## a_filter_reference_32x11
module a_filter_reference_32x11(
    input [31:0] x_in,
    input clk,
    input [5:0] reset,
    output [31:0] y_out);
Size: roughly 8600 cells after synthesis, about 540 flip-flops.
Settings: LEC_CHECK=0, ABC_AREA=1, CAP_MARGIN=30, CORE_ASPECT_RATIO=0.83, CORE_MARGIN=2, CORE_UTILIZATION=71, CTS_CLUSTER_SIZE=80, GPL_ROUTABILITY_DRIVEN=1, GPL_TIMING_DRIVEN=1, PLACE_DENSITY=0.35, SETUP_SLACK_MARGIN=-0.06, SLEW_MARGIN=20; clock period 2.07 ns.
run.sh (not shown) runs the stock make flow with config.mk's settings and CLKGATE_MAP_FILE=.
The first run failed in detailed placement (3_5_place_dp).
==> next run, changes <==
ABC_AREA = not set   (was 1)
CAP_MARGIN = 20   (was 30)
CORE_ASPECT_RATIO = not set   (was 0.83)
CORE_UTILIZATION = 66   (was 71)
CTS_CLUSTER_SIZE = not set   (was 80)
GPL_ROUTABILITY_DRIVEN = not set   (was 1)
GPL_TIMING_DRIVEN = not set   (was 1)
PLACE_DENSITY = not set   (was 0.35)
SETUP_SLACK_MARGIN = not set   (was -0.06)
clock period = 9.92 ns   (was 2.07 ns; I/O delays follow)
Result: The new run completed with no timing, DRC or antenna violations. Synthesized cell count falls by 26%. Synthesized area falls by 13%. Die size falls by 5.9%.
==> next run, changes <==
clock period = 7.46 ns   (was 9.92 ns; I/O delays follow)
Result:
- Now the flow completed, yet does not pass: negative setup slack
- final area increases by 8.3%
- worst setup slack loses 1200 ps
- worst hold slack gains 12 ps
- global-route usage increases by 1.7 points
- utilization increases by 5.9 points
- synthesized cell count does not change
- sequential share of layout area decreases by 1.3 points
- count of clock-buffer cells in the layout decreases by 3
==> next run, changes <==
CORE_UTILIZATION = 40   (was 66)
clock period = 8.86 ns   (was 7.46 ns; I/O delays follow)
Outcome: Now the flow finished with timing, DRC and antenna clean. Sequential share of layout area came out higher by 0.61 points. Wire length came out lower by 7.5%. Critical path depth came out higher by 1.

umber:
a_filter_reference_32x11 again, from the RTL that the note above started with.
==> flow/config.mk <==
export PLATFORM = sky130hd
export DESIGN_NAME = a_filter_reference_32x11
export DESIGN_NICKNAME = a_filter_reference_32x11
export VERILOG_FILES = /design/flow/design.v
export SDC_FILE = /design/flow/constraint.sdc
export NUM_CORES = 4
export LEC_CHECK = 0
export ABC_AREA = 1
export CAP_MARGIN = 30
export CORE_ASPECT_RATIO = 0.83
export CORE_MARGIN = 2
export CORE_UTILIZATION = 56
export GPL_ROUTABILITY_DRIVEN = 0
export GPL_TIMING_DRIVEN = 0
export SETUP_SLACK_MARGIN = 1.41
export SLEW_MARGIN = 20
export TNS_END_PERCENT = 15
==> flow/constraint.sdc <==
create_clock -name core_clock -period 6.45 [get_ports {clk}]
set_input_delay 1.2900 -clock core_clock [delete_from_list [all_inputs] [get_ports {clk}]]
set_output_delay 1.2900 -clock core_clock [all_outputs]
set_load 0.01 [all_outputs]
Layout checks on umber: not met. Flow itself completed; violations: setup timing.
Changes in xenon relative to umber:
Settings: a deleted ABC_AREA that had been 1; a change of CORE_UTILIZATION from 56 to 59; a deleted CORE_ASPECT_RATIO that had been 0.83; a deleted GPL_ROUTABILITY_DRIVEN that had been 0; a deleted SETUP_SLACK_MARGIN that had been 1.41; a deleted TNS_END_PERCENT that had been 15; a change of CAP_MARGIN from 30 to 20; a deleted GPL_TIMING_DRIVEN that had been 0; a change of the clock period (ns, I/O delays scaled along) from 6.45 to 4.37.
Findings:
Of the two values seen for worst setup path startpoint, sixth_stage.Samples_out[4]$_SDFF_PP0_ was produced by umber and sixth_stage.Samples_out[5]$_SDFF_PP0_ by xenon. Of umber and xenon, the lower met2 capacity usage during global routing belongs to umber. Compared with umber, xenon shows a higher worst hold slack. Chip area shrinks by more than 10% when moving from umber to xenon. Against umber, xenon reports a met1 wire length that is lower. Although it ran to completion, xenon produced a layout that fails the final checks because of setup timing.
Edits applied to the flow inputs when going from xenon to willow:
Settings: CORE_ASPECT_RATIO now 0.91, previously not set; CORE_UTILIZATION now 72, was 59; the clock period (ns, I/O delays scaled along) now 7.5, was 4.37.
### Flow results
Of willow and xenon, none finishes clean. The flow for willow finished, though final verification flagged setup timing. The design area number comes out higher for xenon vs willow. The total of clock buffers placed in the layout in xenon is 1.20 times that in willow.
### willow -> fjord
Settings: putting PLACE_DENSITY at 0.39 where nothing was set; putting ABC_AREA at 1 where nothing was set; swapping 7.5 for 8.54 in the clock period (ns, I/O delays scaled along).
==> comparison <==
[willow] flow finished | final checks: failed | reasons: setup timing
No stage failed in fjord, and the final checks on the layout all came back clean.
Compared with willow, in fjord first-pass GRT wire length moved up; final critical-path share of the clock period moved down.
Diff willow -> fjord | number of distinct library cells after synthesis | down by more than 10%
Changes observed in fjord relative to willow: non-clock buffer count now smaller; die outline area climbed 11000 um^2; routed wire length moved up.
CTS buffer count was higher in fjord than in willow.
On fjord: synthesized area is about 14% higher than what willow gave.
The lower multiplexer share of the synthesized area of fjord and willow is in fjord.
Comparing fjord and willow, the higher xor and xnor area share after synthesis is on willow.
